Setup of build 93:
// ALU_TOP
module ALU_TOP 
#( parameter OP_DATA_WIDTH = 16 ,
             Arith_OUT_WIDTH = OP_DATA_WIDTH + OP_DATA_WIDTH ,            
             Logic_OUT_WIDTH = OP_DATA_WIDTH ,
             Shift_OUT_WIDTH = OP_DATA_WIDTH ,
             CMP_OUT_WIDTH = 3 
)
(
input  wire [OP_DATA_WIDTH-1:0]    A   ,
input  wire [OP_DATA_WIDTH-1:0]    B   ,
input  wire [3:0]                  ALU_FUNC ,
input  wire                        CLK ,
output wire [Arith_OUT_WIDTH-1:0]  Arith_OUT,
output wire                        Carry_OUT,
output wire                        Arith_Flag,
output wire [Logic_OUT_WIDTH-1:0]  Logic_OUT,
output wire                        Logic_Flag,
output wire [Shift_OUT_WIDTH-1:0]  Shift_OUT,
output wire                        Shift_Flag,
output wire [CMP_OUT_WIDTH-1:0]    CMP_OUT,
output wire                        CMP_Flag
);
Settings: LEC_CHECK=0, CAP_MARGIN=20, CORE_MARGIN=2, CORE_UTILIZATION=72, CTS_CLUSTER_DIAMETER=112, CTS_CLUSTER_SIZE=38, HOLD_SLACK_MARGIN=-0.02, MIN_ROUTING_LAYER=met1, PLACE_DENSITY_LB_ADDON=0.06, SETUP_SLACK_MARGIN=-2.0, SLEW_MARGIN=20, TNS_END_PERCENT=80; clock period 100.0 ns.
run.sh (not shown) runs the stock make flow with config.mk's settings and CLKGATE_MAP_FILE=.
Although it ran to completion, build 93 produced a layout that fails the final checks because of setup timing.
Relative to build 93, the following input files were edited for build 7:
# build 93
export LEC_CHECK = 0
export CAP_MARGIN = 20
export CORE_MARGIN = 2
export CORE_UTILIZATION = 72
export CTS_CLUSTER_DIAMETER = 112
export CTS_CLUSTER_SIZE = 38
export HOLD_SLACK_MARGIN = -0.02
export MIN_ROUTING_LAYER = met1
export PLACE_DENSITY_LB_ADDON = 0.06
export SETUP_SLACK_MARGIN = -2.0
export SLEW_MARGIN = 20
export TNS_END_PERCENT = 80
create_clock -name core_clock -period 100.0 [get_ports {CLK}]
# build 7
export LEC_CHECK = 0
export CAP_MARGIN = 20
export CORE_ASPECT_RATIO = 1.01
export CORE_MARGIN = 2
export CORE_UTILIZATION = 53
export CTS_CLUSTER_SIZE = 14
export SETUP_SLACK_MARGIN = -2.0
export SLEW_MARGIN = 20
create_clock -name core_clock -period 105.0 [get_ports {CLK}]
- Build 93 finished all stages; layout check result: FAIL, due to setup timing.
- Build 7: no failed stages, no open violations at the end
- Build 7 gives less routed via count than build 93 did.
- After detailed routing, build 93 needs less wire than build 7.
- Fraction of area in clock buffers and inverters essentially unchanged between build 93 and build 7.
- On area share of xor/xnor cells in the synthesized design, build 93 and build 7 are basically level.
- Build 7 ended with less number of ordinary and repair buffers in the finished layout than build 93.
- Between build 7 and build 93, the register clock-pin slew on the reported worst setup and hold paths does not differ in any meaningful way.
## Diff of input files: build 5 against build 7
# build 7
export LEC_CHECK = 0
export CAP_MARGIN = 20
export CORE_ASPECT_RATIO = 1.01
export CORE_MARGIN = 2
export CORE_UTILIZATION = 53
export CTS_CLUSTER_SIZE = 14
export SETUP_SLACK_MARGIN = -2.0
export SLEW_MARGIN = 20
create_clock -name core_clock -period 105.0 [get_ports {CLK}]
# build 5
export LEC_CHECK = 0
export CAP_MARGIN = 20
export CORE_MARGIN = 2
export CORE_UTILIZATION = 40
export SLEW_MARGIN = 20
create_clock -name core_clock -period 122.0 [get_ports {CLK}]
### Flow results
Summary of build 5 over build 7: final critical-path setup slack went up; number of antenna violations at the first check in global routing went up; wire length went down; die area went up.
The run showing the greater area added between synthesis and finish is build 7.
On data arrival time of the worst path: build 5 sits above build 7.
[build 5] buffer and inverter count on the worst path fell 3 relative to build 7
The higher core utilization of build 7 and build 5 is in build 7.
The clock-buffer cell count number comes out higher for build 7 vs build 5.
#### Input delta (build 53 over build 5)
# build 5
export LEC_CHECK = 0
export CAP_MARGIN = 20
export CORE_MARGIN = 2
export CORE_UTILIZATION = 40
export SLEW_MARGIN = 20
create_clock -name core_clock -period 122.0 [get_ports {CLK}]
# build 53
export LEC_CHECK = 0
export CAP_MARGIN = 20
export CORE_MARGIN = 2
export CORE_UTILIZATION = 70
export CTS_CLUSTER_DIAMETER = 340
export MAX_ROUTING_LAYER = met4
export SLEW_MARGIN = 20
create_clock -name core_clock -period 93.3 [get_ports {CLK}]
--- outcome ---
- Build 53 terminated abnormally: global routing (5_1_grt) reported GRT-0232.
- Compared to build 5, build 53 was floorplanned on a smaller die.
- Build 53 ends up with higher post-CTS resize count than build 5 does.
- Comparing build 53 against build 5, there is no change at all in post-synthesis instance total.
- Comparing build 5 and build 53, instance area at placement is higher on build 53.
- Diff build 5 -> build 53: post-CTS setup buffer count went up; Yosys chip area did not really move; number of placed cells counting well taps went up.

* * *

lane 1:
Starting RTL as in the previous note.
==> flow/design.v (excerpt) <==
module ALU_TOP 
#( parameter OP_DATA_WIDTH = 16 ,
             Arith_OUT_WIDTH = OP_DATA_WIDTH + OP_DATA_WIDTH ,            
             Logic_OUT_WIDTH = OP_DATA_WIDTH ,
             Shift_OUT_WIDTH = OP_DATA_WIDTH ,
             CMP_OUT_WIDTH = 3 
)
(
input  wire [OP_DATA_WIDTH-1:0]    A   ,
input  wire [OP_DATA_WIDTH-1:0]    B   ,
input  wire [3:0]                  ALU_FUNC ,
input  wire                        CLK ,
output wire [Arith_OUT_WIDTH-1:0]  Arith_OUT,
output wire                        Carry_OUT,
output wire                        Arith_Flag,
output wire [Logic_OUT_WIDTH-1:0]  Logic_OUT,
output wire                        Logic_Flag,
output wire [Shift_OUT_WIDTH-1:0]  Shift_OUT,
output wire                        Shift_Flag,
output wire [CMP_OUT_WIDTH-1:0]    CMP_OUT,
output wire                        CMP_Flag
);
make LEC_CHECK=0 CAP_MARGIN=5 CORE_MARGIN=2 CORE_UTILIZATION=72 CTS_CLUSTER_DIAMETER=355 CTS_CLUSTER_SIZE=36 HOLD_SLACK_MARGIN=-0.1 SLEW_MARGIN=20 finish   # period 74.3 ns
For lane 1, the flow was terminated by a tool error in detailed placement and produced no final design.
diff inputs: lane 1 => lane 2
- CTS_CLUSTER_SIZE changed from 36 to 98
- ABC_AREA newly set to 1
- HOLD_SLACK_MARGIN removed (was -0.1)
- PLACE_DENSITY newly set to 0.43
- CTS_CLUSTER_DIAMETER changed from 355 to 395
- CAP_MARGIN changed from 5 to 40
- the clock period (ns, I/O delays scaled along) changed from 74.3 to 122.0
==> results <==
Lane 2 reached the final stage; the timing, design-rule and antenna checks on its layout passed. Comparing lane 2 and lane 1, share of the yosys chip area belonging to registers is higher on lane 1. Compared lane 2 vs lane 1, and die area is up in lane 2. Share of synthesized cell area in and, or, nand and nor gates ends up lower on lane 1. Lane 2 vs. lane 1: distinct cell type count of the synthesized netlist moved down, post-synthesis instance area moved up, post-synthesis average cell area moved down, number of cell instances after yosys synthesis moved up, count of flip-flops with a built-in enable after synthesis level. Lane 2 vs lane 1, post-synthesis share of cell area spent on and-or and or-and gates went down by 8.6 points. Sort lane 2 and lane 1 by synthesized cell count, ascending, and lane 1 comes first. Lane 2 vs lane 1: initial standard-cell utilization of the core up.
## Diff of input files: lane 3 against lane 2
- changing CAP_MARGIN from 40 to 20
- removing CTS_CLUSTER_SIZE (formerly 98)
- removing ABC_AREA (formerly 1)
- removing PLACE_DENSITY (formerly 0.43)
- removing CTS_CLUSTER_DIAMETER (formerly 395)
- changing CORE_UTILIZATION from 72 to 40
- changing the clock period (ns, I/O delays scaled along) from 122.0 to 105.0
--- outcome ---
The die used by lane 3 is larger than the one used by lane 2.
Compared with lane 2, final cell count in lane 3 decreased by a little under 10%.
The more densely filled core belongs to lane 2, not lane 3.
Part of the Yosys area used for sequential elements, lane 3 and lane 2: larger value in lane 3
The setup slack of lane 3 was inferior to that of lane 2.

* * *

Starting RTL as in the previous note.
export LEC_CHECK = 0
export CAP_MARGIN = 0
export CORE_MARGIN = 2
export CORE_UTILIZATION = 70
export CTS_CLUSTER_DIAMETER = 239
export CTS_CLUSTER_SIZE = 38
export HOLD_SLACK_MARGIN = -0.02
export MAX_ROUTING_LAYER = met4
export MIN_ROUTING_LAYER = met1
export SETUP_SLACK_MARGIN = 0.1
export SLEW_MARGIN = 20
export TNS_END_PERCENT = 80
create_clock -name core_clock -period 95.5 [get_ports {CLK}]
The baseline completed, yet does not pass: negative setup slack.
Next try:
CAP_MARGIN = 20   (was 0)
CORE_UTILIZATION = 71   (was 70)
CTS_CLUSTER_DIAMETER = 112   (was 239)
MAX_ROUTING_LAYER = default   (was met4)
PLACE_DENSITY_LB_ADDON = 0.06   (was default)
SETUP_SLACK_MARGIN = -2.0   (was 0.1)
clock period = 100.0 ns   (was 95.5 ns; I/O delays follow)
What happened: Now the flow reached the layout checks and failed them: max-capacitance violations, max-slew violations, negative setup slack. Routed wire length falls slightly. Sequential share of layout area rises by 0.10 points. Worst hold slack improved by 910 ps. Die size falls slightly. Worst setup slack improved by 130 ps. Via count falls slightly.
Next try:
CORE_UTILIZATION = 63   (was 71)
HOLD_SLACK_MARGIN = 0.14   (was -0.02)
PLACE_DENSITY_LB_ADDON = default   (was 0.06)
SETUP_SLACK_MARGIN = 0.1   (was -2.0)
clock period = 95.1 ns   (was 100.0 ns; I/O delays follow)
The new run reached the layout checks and failed them: negative setup slack.
Worst hold slack got worse by 910 ps.
Synthesized area is unchanged.
Wire length went down by 6.7%.
Design area rises by 1.7%.
Setup slack gains 1900 ps.
Core utilization goes down by 8.3 points.
Cell count grows by 2.2%.
Next try:
CAP_MARGIN = 0   (was 20)
CORE_UTILIZATION = 70   (was 63)
CTS_CLUSTER_DIAMETER = 203   (was 112)
HOLD_SLACK_MARGIN = default   (was 0.14)
MAX_ROUTING_LAYER = met4   (was default)
clock period = 93.2 ns   (was 95.1 ns; I/O delays follow)
=>
- The new run did not get past global routing (GRT-0116)
- synthesized cell count stays the same
- area after synthesis stays the same
- die size falls by 9.8%
Next try:
CAP_MARGIN = 20   (was 0)
CTS_CLUSTER_DIAMETER = 348   (was 203)
TNS_END_PERCENT = 5   (was 80)
clock period = 82.6 ns   (was 93.2 ns; I/O delays follow)
Result: This time the run died in clock tree synthesis (DPL-0038); synthesized area does not change; die area stays the same; synthesized cell count does not change.

* * *

## job 4595
ALU_TOP again, from the RTL that the note above started with.
Settings: LEC_CHECK=0, CAP_MARGIN=20, CORE_ASPECT_RATIO=1.01, CORE_MARGIN=2, CORE_UTILIZATION=42, CTS_CLUSTER_SIZE=14, GPL_ROUTABILITY_DRIVEN=0, SETUP_SLACK_MARGIN=-2.0, SLEW_MARGIN=20, TNS_END_PERCENT=5; clock period 105.0 ns.
What job 6073 does differently from job 4595 at the input level:
Settings: removing TNS_END_PERCENT (formerly 5); setting CELL_PAD_IN_SITES_DETAIL_PLACEMENT to 2 for the first time; changing CORE_UTILIZATION from 42 to 40; removing SETUP_SLACK_MARGIN (formerly -2.0); removing CORE_ASPECT_RATIO (formerly 1.01); removing CTS_CLUSTER_SIZE (formerly 14); removing GPL_ROUTABILITY_DRIVEN (formerly 0); setting CTS_CLUSTER_DIAMETER to 129 for the first time.
==> results <==
No final results exist for job 6073, since it was stopped by error DPL-0033 during 4_1_cts. [compare] base=job 4595 new=job 6073: die area grew by about 5%; yosys stat chip area did not really move. Summary — floorplan utilization, job 6073 relative to job 4595: lower, by 2.0 points. Looking only at HPWL after detailed placement, and setting everything else aside, the higher value of job 6073 and job 4595 goes to job 6073. Comparing job 4595 against job 6073, there is no change at all in register bit total from synthesis.
What job 4996 does differently from job 6073 at the input level:
Settings: CELL_PAD_IN_SITES_DETAIL_PLACEMENT removed (was 2); ABC_AREA newly set to 1; GPL_TIMING_DRIVEN newly set to 0; CTS_CLUSTER_DIAMETER changed from 129 to 288; HOLD_SLACK_MARGIN newly set to 0.2; CAP_MARGIN changed from 20 to 35.
### Flow results
- Job 4996 finished every stage and its layout cleared the timing, design-rule and antenna checks.
- The lower sequential fraction of the synthesis area came out of job 4996.
- Placed cell area ended up about 3% higher on job 4996 than on job 6073.
- Job 4996 vs. job 6073: netlist area before placement went up, post-synthesis share of cell area spent on and-or and or-and gates went down, post-synthesis share of cell area spent on full adders, half adders and majority gates went down, cell count after synthesis went up.
- Job 4996 vs job 6073 on post-synthesis chip area from yosys: job 4996 is the higher one.
- Yosys cell count of job 4996 exceeds that of job 6073 by more than a quarter.
Here is what was changed in the inputs of job 9009 compared with job 4996.
Settings: changing CAP_MARGIN from 35 to 20; setting SETUP_SLACK_MARGIN to -2.0 for the first time; changing CTS_CLUSTER_DIAMETER from 288 to 333; setting CORE_ASPECT_RATIO to 1.01 for the first time; setting TNS_END_PERCENT to 5 for the first time; removing GPL_TIMING_DRIVEN (formerly 0); setting CTS_CLUSTER_SIZE to 100 for the first time; setting GPL_ROUTABILITY_DRIVEN to 0 for the first time; changing CORE_UTILIZATION from 40 to 61; removing ABC_AREA (formerly 1); removing HOLD_SLACK_MARGIN (formerly 0.2).
### Flow results
Post-synthesis instance total (job 9009 vs. job 4996) decreases by more than 10%. Against job 4996, the final cell area of job 9009 is lower. Per the final summary, job 9009 finished and its layout is clean on timing, DRC and antenna. Diff job 4996 and job 9009: highest clock frequency the design can meet higher in job 4996. Reported for job 4996 and job 9009, count of sequential standard cells turned out identical to the last digit.

* * *

The RTL this note starts from:
==> flow/design.v <==
module Decoder (
input  wire [1:0] IN ,
output reg  [3:0] OUT
);
always @(*)
  begin
  OUT = 4'b0000 ;
    case (IN)
     2'b00 : OUT = 4'b0001 ;
     2'b01 : OUT = 4'b0010 ;          
     2'b10 : OUT = 4'b0100 ;     
     2'b11 : OUT = 4'b1000 ;     
   endcase
 end 
 endmodule
module ARITHMETIC_UNIT 
#( parameter IN_DATA_WIDTH = 16,
             OUT_DATA_WIDTH = 16
)
(
input  wire [IN_DATA_WIDTH-1:0]   A   ,
input  wire [IN_DATA_WIDTH-1:0]   B   ,
input  wire [1:0]                 ALU_FUNC ,
input  wire                       CLK ,
input  wire                       Arith_enable ,
output reg                        Carry_OUT,
output reg [OUT_DATA_WIDTH-1:0]   Arith_OUT,
output reg                        Arith_Flag
);
reg [OUT_DATA_WIDTH-1:0]  Arith_OUT_comb  ;
reg                       Arith_Flag_comb ;
wire                      Carry_OUT_comb  ;
always @ (posedge CLK)
 begin 
   Arith_OUT <= Arith_OUT_comb ;
   Carry_OUT <= Carry_OUT_comb ;
   Arith_Flag <= Arith_Flag_comb ;
	end
always @ (*)
 begin 
    Arith_OUT_comb = 1'b0 ;
    Arith_Flag_comb = 1'b0 ;
	if(Arith_enable)
      case (ALU_FUNC)
      2'b00 : begin
              Arith_OUT_comb = A + B ;
              Arith_Flag_comb = 1'b1 ;              
		      end
      2'b01 : begin
              Arith_OUT_comb = A - B ;
              Arith_Flag_comb = 1'b1 ;           
		      end
      2'b10 : begin
              Arith_OUT_comb = A * B ;
              Arith_Flag_comb = 1'b1 ;           
		      end
      2'b11 : begin
              Arith_OUT_comb = (B == 0) ? {IN_DATA_WIDTH{1'b1}} : A / B ;   
              Arith_Flag_comb = 1'b1 ;           
		      end
      endcase
	else
	 begin
      Arith_OUT_comb = 'b0 ;
      Arith_Flag_comb = 1'b0 ;
     end
 end
assign Carry_OUT_comb = Arith_OUT_comb [IN_DATA_WIDTH] ;
 endmodule
module LOGIC_UNIT 
#( parameter IN_DATA_WIDTH = 16 ,
             OUT_DATA_WIDTH = 16
)
(
input  wire [IN_DATA_WIDTH-1:0]  A   ,
input  wire [IN_DATA_WIDTH-1:0]  B   ,
input  wire [1:0]                ALU_FUNC ,
input  wire                      CLK ,
input  wire                      Logic_enable ,
output reg [OUT_DATA_WIDTH-1:0]  Logic_OUT,
output reg                       Logic_Flag
);
reg [OUT_DATA_WIDTH-1:0]  Logic_OUT_comb  ;
reg                       Logic_Flag_comb ;
always @ (posedge CLK)
 begin 
   Logic_OUT  <= Logic_OUT_comb ;
   Logic_Flag <= Logic_Flag_comb ;
	end
always @ (*)
 begin 
    Logic_OUT_comb = 1'b0 ;
    Logic_Flag_comb = 1'b0 ;
	if(Logic_enable)
      case (ALU_FUNC)
      2'b00 : begin
              Logic_OUT_comb = A & B ;
              Logic_Flag_comb = 1'b1 ;              
		      end
      2'b01 : begin
              Logic_OUT_comb = A | B ;
              Logic_Flag_comb = 1'b1 ;           
		      end
      2'b10 : begin
              Logic_OUT_comb = ~(A & B) ;
              Logic_Flag_comb = 1'b1 ;           
		      end
      2'b11 : begin
              Logic_OUT_comb = ~(A | B) ;
              Logic_Flag_comb = 1'b1 ;           
		      end
      endcase
	else
	 begin
      Logic_OUT_comb = 1'b0 ;
      Logic_Flag_comb = 1'b0 ;
     end
 end
 endmodule
module SHIFT_UNIT 
#( parameter IN_DATA_WIDTH = 16 ,
             OUT_DATA_WIDTH = 16
)
(
input  wire [IN_DATA_WIDTH-1:0]  A   ,
input  wire [IN_DATA_WIDTH-1:0]  B   ,
input  wire [1:0]                ALU_FUNC ,
input  wire                      CLK ,
input  wire                      Shift_enable ,
output reg  [OUT_DATA_WIDTH-1:0] Shift_OUT,
output reg                       Shift_Flag
);
reg [OUT_DATA_WIDTH-1:0]  Shift_OUT_comb  ;
reg                       Shift_Flag_comb ;
always @ (posedge CLK)
 begin 
   Shift_OUT  <= Shift_OUT_comb ;
   Shift_Flag <= Shift_Flag_comb ;
	end
always @ (*)
 begin 
    Shift_OUT_comb = 1'b0 ;
    Shift_Flag_comb = 1'b0 ;
	if(Shift_enable)
      case (ALU_FUNC)
      2'b00 : begin
              Shift_OUT_comb = A >> 1  ;
              Shift_Flag_comb = 1'b1 ;              
		      end
      2'b01 : begin
              Shift_OUT_comb = A << 1 ;
              Shift_Flag_comb = 1'b1 ;           
		      end
      2'b10 : begin
              Shift_OUT_comb = B >> 1 ;
              Shift_Flag_comb = 1'b1 ;           
		      end
      2'b11 : begin
              Shift_OUT_comb = B << 1 ;
              Shift_Flag_comb = 1'b1 ;           
		      end
      endcase
	else
	 begin
      Shift_OUT_comb = 1'b0 ;
      Shift_Flag_comb = 1'b0 ;
     end
 end
 endmodule
module CMP_UNIT 
#( parameter IN_DATA_WIDTH  = 16,
             OUT_DATA_WIDTH = 16
)
(
input  wire [IN_DATA_WIDTH-1:0]   A   ,
input  wire [IN_DATA_WIDTH-1:0]   B   ,
input  wire [1:0]                 ALU_FUNC ,
input  wire                       CLK ,
input  wire                       CMP_enable ,
output reg  [OUT_DATA_WIDTH-1:0]  CMP_OUT ,
output reg                        CMP_Flag
);
reg [OUT_DATA_WIDTH-1:0]  CMP_OUT_comb  ;
reg                       CMP_Flag_comb ;
always @ (posedge CLK)
 begin 
   CMP_OUT  <= CMP_OUT_comb ;
   CMP_Flag <= CMP_Flag_comb ;
	end
always @ (*)
 begin 
    CMP_OUT_comb = 1'b0 ;
    CMP_Flag_comb = 1'b0 ;
	if(CMP_enable)
      case (ALU_FUNC)
      2'b00 : begin
              CMP_OUT_comb = 'b0  ;
              CMP_Flag_comb = 1'b1 ;              
		      end
      2'b01 : begin
              CMP_Flag_comb = 1'b1 ;  
              if (A==B)
                CMP_OUT_comb = 'b1;
              else
                CMP_OUT_comb = 'b0;			  
		      end
      2'b10 : begin
              CMP_Flag_comb = 1'b1 ;  
              if (A>B)
                CMP_OUT_comb = 'b10;
              else
                CMP_OUT_comb = 'b0;			  
		      end
      2'b11 : begin
              CMP_Flag_comb = 1'b1 ; 
              if (A<B)
                CMP_OUT_comb = 'b11;
              else
                CMP_OUT_comb = 'b0;			  
		      end
      endcase
	else
	 begin
      CMP_OUT_comb = 'b0 ;
      CMP_Flag_comb = 1'b0 ;
     end
 end
 endmodule
module ALU_TOP 
#( parameter OP_DATA_WIDTH = 16 ,
             Arith_OUT_WIDTH = OP_DATA_WIDTH + OP_DATA_WIDTH ,            
             Logic_OUT_WIDTH = OP_DATA_WIDTH ,
             Shift_OUT_WIDTH = OP_DATA_WIDTH ,
             CMP_OUT_WIDTH = 3 
)
(
input  wire [OP_DATA_WIDTH-1:0]    A   ,
input  wire [OP_DATA_WIDTH-1:0]    B   ,
input  wire [3:0]                  ALU_FUNC ,
input  wire                        CLK ,
output wire [Arith_OUT_WIDTH-1:0]  Arith_OUT,
output wire                        Carry_OUT,
output wire                        Arith_Flag,
output wire [Logic_OUT_WIDTH-1:0]  Logic_OUT,
output wire                        Logic_Flag,
output wire [Shift_OUT_WIDTH-1:0]  Shift_OUT,
output wire                        Shift_Flag,
output wire [CMP_OUT_WIDTH-1:0]    CMP_OUT,
output wire                        CMP_Flag
);
wire                  CMP_enable ;
wire                  Shift_enable ;
wire                  Logic_enable ;
wire                  Arith_enable ;
Decoder U0 (
.IN(ALU_FUNC[3:2]),
.OUT({Shift_enable,CMP_enable,Logic_enable,Arith_enable})
);
ARITHMETIC_UNIT # ( .IN_DATA_WIDTH(OP_DATA_WIDTH), .OUT_DATA_WIDTH(Arith_OUT_WIDTH)) U0_ARITHMETIC_UNIT (
.A(A),
.B(B),
.ALU_FUNC(ALU_FUNC[1:0]),
.CLK(CLK),
.Arith_enable(Arith_enable),
.Arith_OUT(Arith_OUT),
.Carry_OUT(Carry_OUT),
.Arith_Flag(Arith_Flag)
);
LOGIC_UNIT # ( .IN_DATA_WIDTH(OP_DATA_WIDTH), .OUT_DATA_WIDTH(Logic_OUT_WIDTH)) U0_LOGIC_UNIT (
.A(A),
.B(B),
.ALU_FUNC(ALU_FUNC[1:0]),
.CLK(CLK),
.Logic_enable(Logic_enable),
.Logic_OUT(Logic_OUT),
.Logic_Flag(Logic_Flag)
);
SHIFT_UNIT # ( .IN_DATA_WIDTH(OP_DATA_WIDTH), .OUT_DATA_WIDTH(Shift_OUT_WIDTH)) U0_SHIFT_UNIT (
.A(A),
.B(B),
.ALU_FUNC(ALU_FUNC[1:0]),
.CLK(CLK),
.Shift_enable(Shift_enable),
.Shift_OUT(Shift_OUT),
.Shift_Flag(Shift_Flag)
);
CMP_UNIT # ( .IN_DATA_WIDTH(OP_DATA_WIDTH), .OUT_DATA_WIDTH(CMP_OUT_WIDTH)) U0_CMP_UNIT (
.A(A),
.B(B),
.ALU_FUNC(ALU_FUNC[1:0]),
.CLK(CLK),
.CMP_enable(CMP_enable),
.CMP_OUT(CMP_OUT),
.CMP_Flag(CMP_Flag)
);
endmodule
Settings: LEC_CHECK=0, ABC_AREA=1, CAP_MARGIN=5, CORE_MARGIN=2, CORE_UTILIZATION=72, CTS_CLUSTER_DIAMETER=355, CTS_CLUSTER_SIZE=60, HOLD_SLACK_MARGIN=-0.1, PLACE_DENSITY_LB_ADDON=0.2, SLEW_MARGIN=20; clock period 74.3 ns.
The starting point died in detailed placement (3_5_place_dp) (DPL-0033).
Rerun with:
--- a/flow/config.mk
+++ b/flow/config.mk
@@ -8,9 +8,5 @@
 export ABC_AREA = 1
-export CAP_MARGIN = 5
+export CAP_MARGIN = 20
 export CORE_MARGIN = 2
 export CORE_UTILIZATION = 72
-export CTS_CLUSTER_DIAMETER = 355
-export CTS_CLUSTER_SIZE = 60
-export HOLD_SLACK_MARGIN = -0.1
-export PLACE_DENSITY_LB_ADDON = 0.2
 export SLEW_MARGIN = 20
==> flow/constraint.sdc (replaced) <==
create_clock -name core_clock -period 142.0 [get_ports {CLK}]
set_input_delay 28.4000 -clock core_clock [delete_from_list [all_inputs] [get_ports {CLK}]]
set_output_delay 28.4000 -clock core_clock [all_outputs]
set_load 0.01 [all_outputs]
Effect:
- The changed run went through all stages and came out clean
- die area does not change
- synthesized cell count stays the same
- area after synthesis is unchanged
Rerun with:
--- a/flow/config.mk
+++ b/flow/config.mk
@@ -7,6 +7,5 @@
 export LEC_CHECK = 0
-export ABC_AREA = 1
 export CAP_MARGIN = 20
 export CORE_MARGIN = 2
-export CORE_UTILIZATION = 72
+export CORE_UTILIZATION = 42
 export SLEW_MARGIN = 20
==> flow/constraint.sdc (replaced) <==
create_clock -name core_clock -period 102.0 [get_ports {CLK}]
set_input_delay 20.4000 -clock core_clock [delete_from_list [all_inputs] [get_ports {CLK}]]
set_output_delay 20.4000 -clock core_clock [all_outputs]
set_load 0.01 [all_outputs]
Result:
- synthesized cell count is lower by 20%
- worst hold slack gets worse by 8.1 ns
- worst setup slack gets worse by 14 ns
- core utilization is lower by 26 points
- via count is lower by 5.8%
- wire length is higher by 10%
Rerun with:
--- a/flow/config.mk
+++ b/flow/config.mk
@@ -9,3 +9,6 @@
 export CORE_MARGIN = 2
-export CORE_UTILIZATION = 42
+export CORE_UTILIZATION = 67
+export CTS_CLUSTER_DIAMETER = 354
+export CTS_CLUSTER_SIZE = 32
+export MAX_ROUTING_LAYER = met4
 export SLEW_MARGIN = 20
==> flow/constraint.sdc (replaced) <==
create_clock -name core_clock -period 95.1 [get_ports {CLK}]
set_input_delay 19.0200 -clock core_clock [delete_from_list [all_inputs] [get_ports {CLK}]]
set_output_delay 19.0200 -clock core_clock [all_outputs]
set_load 0.01 [all_outputs]
The changed run finished but fails on setup timing.
Core utilization increases by 32 points.
Die size decreases by 37%.
Hold slack degrades by 1.4 ns.
Global-route usage increases by 17 points.
Area after synthesis does not change.
Worst setup slack degrades by 5.1 ns.
Sequential share of layout area stays flat.
Routed wire length increases by 0.92%.
Cell area increases by 1.9%.
First-iteration DRC count increases by 45%.
Rerun with:
--- a/flow/config.mk
+++ b/flow/config.mk
@@ -7,8 +7,13 @@
 export LEC_CHECK = 0
-export CAP_MARGIN = 20
+export CAP_MARGIN = 40
+export CORE_ASPECT_RATIO = 0.71
 export CORE_MARGIN = 2
 export CORE_UTILIZATION = 67
-export CTS_CLUSTER_DIAMETER = 354
-export CTS_CLUSTER_SIZE = 32
+export CTS_CLUSTER_DIAMETER = 112
+export CTS_CLUSTER_SIZE = 38
+export HOLD_SLACK_MARGIN = 0.14
 export MAX_ROUTING_LAYER = met4
+export MIN_ROUTING_LAYER = met1
+export SETUP_SLACK_MARGIN = 0.1
 export SLEW_MARGIN = 20
+export TNS_END_PERCENT = 5
=> The changed run ran to the end with violations: setup timing. First-iteration DRC count climbs by a quarter to a third. Global-route usage came out higher by 2.9 points. Wire length rose by a few percent. Cell area goes down slightly.
Rerun with:
==> flow/config.mk (replaced) <==
export PLATFORM = sky130hd
export DESIGN_NAME = ALU_TOP
export DESIGN_NICKNAME = ALU_TOP
export VERILOG_FILES = /design/flow/design.v
export SDC_FILE = /design/flow/constraint.sdc
export NUM_CORES = 4
export LEC_CHECK = 0
export CAP_MARGIN = 0
export CORE_MARGIN = 2
export CORE_UTILIZATION = 72
export CTS_CLUSTER_DIAMETER = 239
export CTS_CLUSTER_SIZE = 38
export HOLD_SLACK_MARGIN = -0.02
export MAX_ROUTING_LAYER = met4
export MIN_ROUTING_LAYER = met1
export PLACE_DENSITY = 0.63
export SETUP_SLACK_MARGIN = 0.1
export SLEW_MARGIN = 20
export TNS_END_PERCENT = 80
==> flow/constraint.sdc (replaced) <==
create_clock -name core_clock -period 95.5 [get_ports {CLK}]
set_input_delay 19.1000 -clock core_clock [delete_from_list [all_inputs] [get_ports {CLK}]]
set_output_delay 19.1000 -clock core_clock [all_outputs]
set_load 0.01 [all_outputs]
This time the run died in global routing (5_1_grt), error ODB-0269.
Synthesized cell count stays the same.
Die size went down by 6.9%.
Synthesized area stays the same.
